==> inputs of 07-13 <==
==> flow/design.v <==
module bldc_esc #(parameter DATA_WIDTH = 16,parameter debounce = 3)(
  input clk,              		 
  input reset,            		 
  input pwm_en,						 
  input encoder_a,  				 
  input encoder_b,  				 
  input [DATA_WIDTH-1:0] pwm_period,	 
  input [DATA_WIDTH-1:0] period_reference,	 
  input [DATA_WIDTH-1:0] Kp_ext, 
  input [DATA_WIDTH-1:0] Ki_ext, 
  input [DATA_WIDTH-1:0] Kd_ext, 
  input override_internal_pid,		 
  output reg motor_positive,   		 
  output reg motor_negative 			 
);
  reg motor_pwm;
  reg [DATA_WIDTH-1:0] pwm_counter;
  reg [DATA_WIDTH-1:0] pwm_duty_cycle;
  reg [1:0]encoder_state;
  reg [1:0]prev_encoder_state;
  reg [1:0]pwm_direction;
  reg [DATA_WIDTH-1:0] period_speed ; 
  reg [DATA_WIDTH-1:0] speed_ctr;
  reg [DATA_WIDTH-1:0] Kp ;
  reg [DATA_WIDTH-1:0] Ki ;
  reg [DATA_WIDTH-1:0] Kd ;
  reg signed[DATA_WIDTH-1:0] error;
  reg signed[(DATA_WIDTH)-1:0] integral;
  reg signed[DATA_WIDTH-1:0] derivative;
  reg signed [(DATA_WIDTH)-1:0] pid_output;
  reg signed[DATA_WIDTH-1:0] previous_error;
  reg [2:0] encoder_a_shift_reg;
  reg encoder_a_reg;
  reg [2:0] encoder_b_shift_reg;
  reg encoder_b_reg;
 always @(posedge clk or posedge reset) begin
    if (reset) begin
        integral <= 16'b0;
        pwm_counter <= {DATA_WIDTH{1'b0}};
        encoder_state <= 2'b0;
        prev_encoder_state <= 2'b0;
        pwm_direction<=2'b00;
        motor_positive<=1'b0;
        motor_negative<=1'b0;
        Kp <= 16'd1;
        Ki <= 16'd0;
        Kd <= 16'd0;
        speed_ctr<={DATA_WIDTH{1'b0}};
        previous_error <= {DATA_WIDTH{1'b0}};
        error<=8'b0;
        period_speed <= 16'b0;
        pid_output <= 16'b0;
        derivative <= 16'b0;
        pwm_duty_cycle <= 16'b0;
        motor_pwm <= 1'b0;
        encoder_a_shift_reg <= 3'b0;
        encoder_a_reg <= 1'b0;
        encoder_b_shift_reg <= 3'b0;
        encoder_b_reg <= 1'b0;
    end 
    else begin
        encoder_a_shift_reg <= {encoder_a_shift_reg[debounce-2:0],encoder_a};
        if (encoder_a_shift_reg == {debounce{1'b0}} || encoder_a_shift_reg == {debounce{1'b1}})begin
            encoder_a_reg <= encoder_a_shift_reg[0];
        end
        encoder_b_shift_reg <= {encoder_b_shift_reg[debounce-2:0],encoder_b};
        if (encoder_b_shift_reg == {debounce{1'b0}} || encoder_b_shift_reg == {debounce{1'b1}})begin
            encoder_b_reg <= encoder_b_shift_reg[0];
        end
        pid_output <= Kp * error + Ki * integral + Kd * derivative;	 
        if(pid_output<1) begin			 
			pwm_duty_cycle<=pwm_period;
		end 
		else if (pid_output>pwm_period) begin	 
			pwm_duty_cycle<=1;
		end 
		else begin
			pwm_duty_cycle<= pid_output;	 
		end
        derivative <= error - previous_error;
        if (integral + error > 2047) begin  
            integral <= 2047;  
        end 
        else if (integral + error < -2048) begin
            integral <= -2048; 
        end 
        else begin
            integral <= integral + error;  
        end
        previous_error<=error;
        error <= period_reference - period_speed;
        motor_pwm <= (pwm_counter < pwm_duty_cycle) & pwm_en;  
        if (pwm_counter == pwm_period) begin
            pwm_counter <= 16'd0;
        end
        else begin
            pwm_counter <= pwm_counter + 1;
        end
        encoder_state <= {encoder_a_reg, encoder_b_reg};
        prev_encoder_state <= encoder_state;
        case ({encoder_state, prev_encoder_state})
            4'b0100, 4'b1101,4'b1011: begin 
                pwm_direction<=2'b10;
            end
            4'b1000,4'b1110,4'b0111: begin 
                pwm_direction<=2'b01;
            end
            4'b1100, 4'b0011, 4'b1001,4'b0110: begin 
                pwm_direction<=2'b00;
            end
            default: begin
                pwm_direction<=pwm_direction; 
            end
        endcase
        if(pwm_en==1'b0)begin
            motor_positive<=1'b0;
            motor_negative<=1'b0;
		end 
		else begin
            case(pwm_direction)
                2'b00: begin
      				if(period_reference>32767) begin  
						motor_positive<=1'b0;
						motor_negative<=motor_pwm;
					end
					else begin
						motor_positive<=motor_pwm;
						motor_negative<=1'b0;
					end
                end 
                2'b01:begin
                    motor_positive<=1'b0;
                    motor_negative<=motor_pwm;
                end
                2'b10:begin
                    motor_positive<=motor_pwm;
                    motor_negative<=1'b0;
                end
                default: begin
                    motor_positive <= 1'b0;
                    motor_negative <= 1'b0;
                end
            endcase
        end
		if(override_internal_pid) begin
			Kp<=Kp_ext;
			Ki<=Ki_ext;
			Kd<=Kd_ext;
		end 
		else begin
			Kp<=Kp;
			Ki<=Ki;
			Kd<=Kd;
		end
      if((prev_encoder_state[0]==1'b0 && encoder_a_reg==1'b1) || speed_ctr==16'h00ff) begin
            period_speed<=speed_ctr;
            speed_ctr<={DATA_WIDTH{1'b0}};
        end else begin
            speed_ctr<=speed_ctr+1;
        end
    end
 end
endmodule
==> flow/run.sh <==
#!/bin/bash
# the make line also repeats each setting of config.mk as NAME=value (left out here)
make -C /OpenROAD-flow-scripts/flow DESIGN_CONFIG=/design/flow/config.mk WORK_HOME=/design/flow/orfs CLKGATE_MAP_FILE= finish
==> flow/config.mk <==
export PLATFORM = sky130hd
export DESIGN_NAME = bldc_esc
export DESIGN_NICKNAME = bldc_esc
export VERILOG_FILES = /design/flow/design.v
export SDC_FILE = /design/flow/constraint.sdc
export NUM_CORES = 4
export LEC_CHECK = 0
export CAP_MARGIN = 20
export CORE_MARGIN = 2
export CORE_UTILIZATION = 72
export CTS_CLUSTER_SIZE = 41
export PLACE_DENSITY = 0.37
export SETUP_SLACK_MARGIN = 1.59
export SLEW_MARGIN = 20
==> flow/constraint.sdc <==
create_clock -name core_clock -period 6.47 [get_ports {clk}]
set_input_delay 1.2940 -clock core_clock [delete_from_list [all_inputs] [get_ports {clk}]]
set_output_delay 1.2940 -clock core_clock [all_outputs]
set_load 0.01 [all_outputs]
==> 01-21 (differences from 07-13) <==
--- a/flow/config.mk
+++ b/flow/config.mk
@@ -7,8 +7,14 @@
 export LEC_CHECK = 0
 export CAP_MARGIN = 20
+export CELL_PAD_IN_SITES_DETAIL_PLACEMENT = 0
+export CORE_ASPECT_RATIO = 1.26
 export CORE_MARGIN = 2
 export CORE_UTILIZATION = 72
-export CTS_CLUSTER_SIZE = 41
-export PLACE_DENSITY = 0.37
-export SETUP_SLACK_MARGIN = 1.59
+export CTS_CLUSTER_DIAMETER = 103
+export GPL_ROUTABILITY_DRIVEN = 1
+export MAX_ROUTING_LAYER = met4
+export MIN_ROUTING_LAYER = met1
+export PLACE_DENSITY_LB_ADDON = 0.15
+export SETUP_SLACK_MARGIN = 0.8
 export SLEW_MARGIN = 20
+export TNS_END_PERCENT = 55
==> flow/constraint.sdc (replaced) <==
create_clock -name core_clock -period 3.6 [get_ports {clk}]
set_input_delay 0.7200 -clock core_clock [delete_from_list [all_inputs] [get_ports {clk}]]
set_output_delay 0.7200 -clock core_clock [all_outputs]
set_load 0.01 [all_outputs]
==> 05-04 (differences from 07-13) <==
==> flow/config.mk (replaced) <==
export PLATFORM = sky130hd
export DESIGN_NAME = bldc_esc
export DESIGN_NICKNAME = bldc_esc
export VERILOG_FILES = /design/flow/design.v
export SDC_FILE = /design/flow/constraint.sdc
export NUM_CORES = 4
export LEC_CHECK = 0
export CAP_MARGIN = 5
export CORE_MARGIN = 2
export CORE_UTILIZATION = 72
export CTS_CLUSTER_DIAMETER = 62
export CTS_CLUSTER_SIZE = 61
export PLACE_DENSITY = 0.63
export SETUP_SLACK_MARGIN = -0.34
export SLEW_MARGIN = 20
==> flow/constraint.sdc (replaced) <==
create_clock -name core_clock -period 4.0 [get_ports {clk}]
set_input_delay 0.8000 -clock core_clock [delete_from_list [all_inputs] [get_ports {clk}]]
set_output_delay 0.8000 -clock core_clock [all_outputs]
set_load 0.01 [all_outputs]
==> qor summary <==
| metric | 07-13 | 05-04 | 01-21 |
|---|---|---|---|
| Maximum number of pins on one net before global-route repair | 150 | 53 | 52 |
| Antenna diodes | 2 | 1 | 5 |
| Global-route wire length before repair | 94400 µm | 101000 µm | 117000 µm |
| DR vias/cell | 5.71 | 5.80 | 6.40 |
| Chip Height | 182 µm | 182 µm | 204 µm |
| Clock latency of the later-clocked register in the worst-skew pair | 0.56 ns | 0.57 ns | 0.55 ns |
| Nets@finish | 3181 | 3235 | 3255 |
| Met2 layer usage reported by global route | 60.7% | 64.3% | 78.5% |
| Combinational Area | 15900 µm² | 15900 µm² | 16400 µm² |
| Number of OpenROAD warnings | 35 | 31 | 30 |
| Required time reported for the critical path endpoint | 6.90 ns | 4.47 ns | 4.03 ns |
| Crit path buf inv count | 9 | 7 | 6 |
| Final Setup Violations | 6 | 13 | 24 |
| Met2 wire len | 28800 µm | 30100 µm | 38400 µm |
| Status | failed layout checks | failed layout checks | failed layout checks |
| Layout check failures | negative setup slack | negative setup slack | negative setup slack |
| Post-route worst setup slack | -0.185 ns | -2.77 ns | -3.71 ns |
| Tightest hold margin | 0.373 ns | 0.386 ns | 0.398 ns |
| Max Clk Rate | 150 MHz | 148 MHz | 137 MHz |
| HPWL reported at the end of detailed placement | 47100 µm | 48400 µm | 51500 µm |


==> inputs of build 8 <==
// bldc_esc: RTL as listed in full above, without the edits since
clock: 7.5 ns
lec_check: 0
cap_margin: 20
cell_pad_in_sites_detail_placement: 0
core_aspect_ratio: 1.26
core_margin: 2
core_utilization: 72
cts_cluster_diameter: 103
gpl_routability_driven: 1
max_routing_layer: met5
min_routing_layer: met1
place_density_lb_addon: 0.01
setup_slack_margin: 2.16
slew_margin: 20
tns_end_percent: 55
run.sh (not shown) runs the stock make flow with config.mk's settings and CLKGATE_MAP_FILE=.
==> build 27 (differences from build 8) <==
- CORE_UTILIZATION: 72 -> 71
- MAX_ROUTING_LAYER: met5 -> met4
- PLACE_DENSITY_LB_ADDON: 0.01 -> 0.15
- SETUP_SLACK_MARGIN: 2.16 -> 0.34
- SLEW_MARGIN: 20 -> 40
==> flow/constraint.sdc (replaced) <==
create_clock -name core_clock -period 3.4 [get_ports {clk}]
set_input_delay 0.6800 -clock core_clock [delete_from_list [all_inputs] [get_ports {clk}]]
set_output_delay 0.6800 -clock core_clock [all_outputs]
set_load 0.01 [all_outputs]
==> results_dict.tcl <==
# flow metrics
set metrics [dict create \
    avgRoutedWirePerCell_um 22.4 \
    worstPathArrival_ns 7.17 \
    failed_checks "negative setup slack" \
    viasPerCell 5.90 \
    fillers 1593 \
    drtPass1Iterations 6 \
    insertion_delay_ns 0.54 \
    status "failed layout checks" \
    setup_violations 25 \
    wl_met3_um 5430 \
    setup_ws_ns -3.35 \
    path_depth 24 \
    wl_um 69100 \
    crit_fanout 7 \
    antenna_found_initial 1 \
]
That was build 27.
==> results_dict.tcl <==
# flow metrics
set metrics [dict create \
    status "finished clean" \
    wl_met3_um 4670 \
    crit_fanout 6 \
    worstPathArrival_ns 7.29 \
    viasPerCell 5.81 \
    drtPass1Iterations 5 \
    setup_violations 0 \
    wl_um 63800 \
    insertion_delay_ns 0.55 \
    fillers 1879 \
    antenna_found_initial 0 \
    path_depth 23 \
    avgRoutedWirePerCell_um 21.7 \
]
That was build 8.
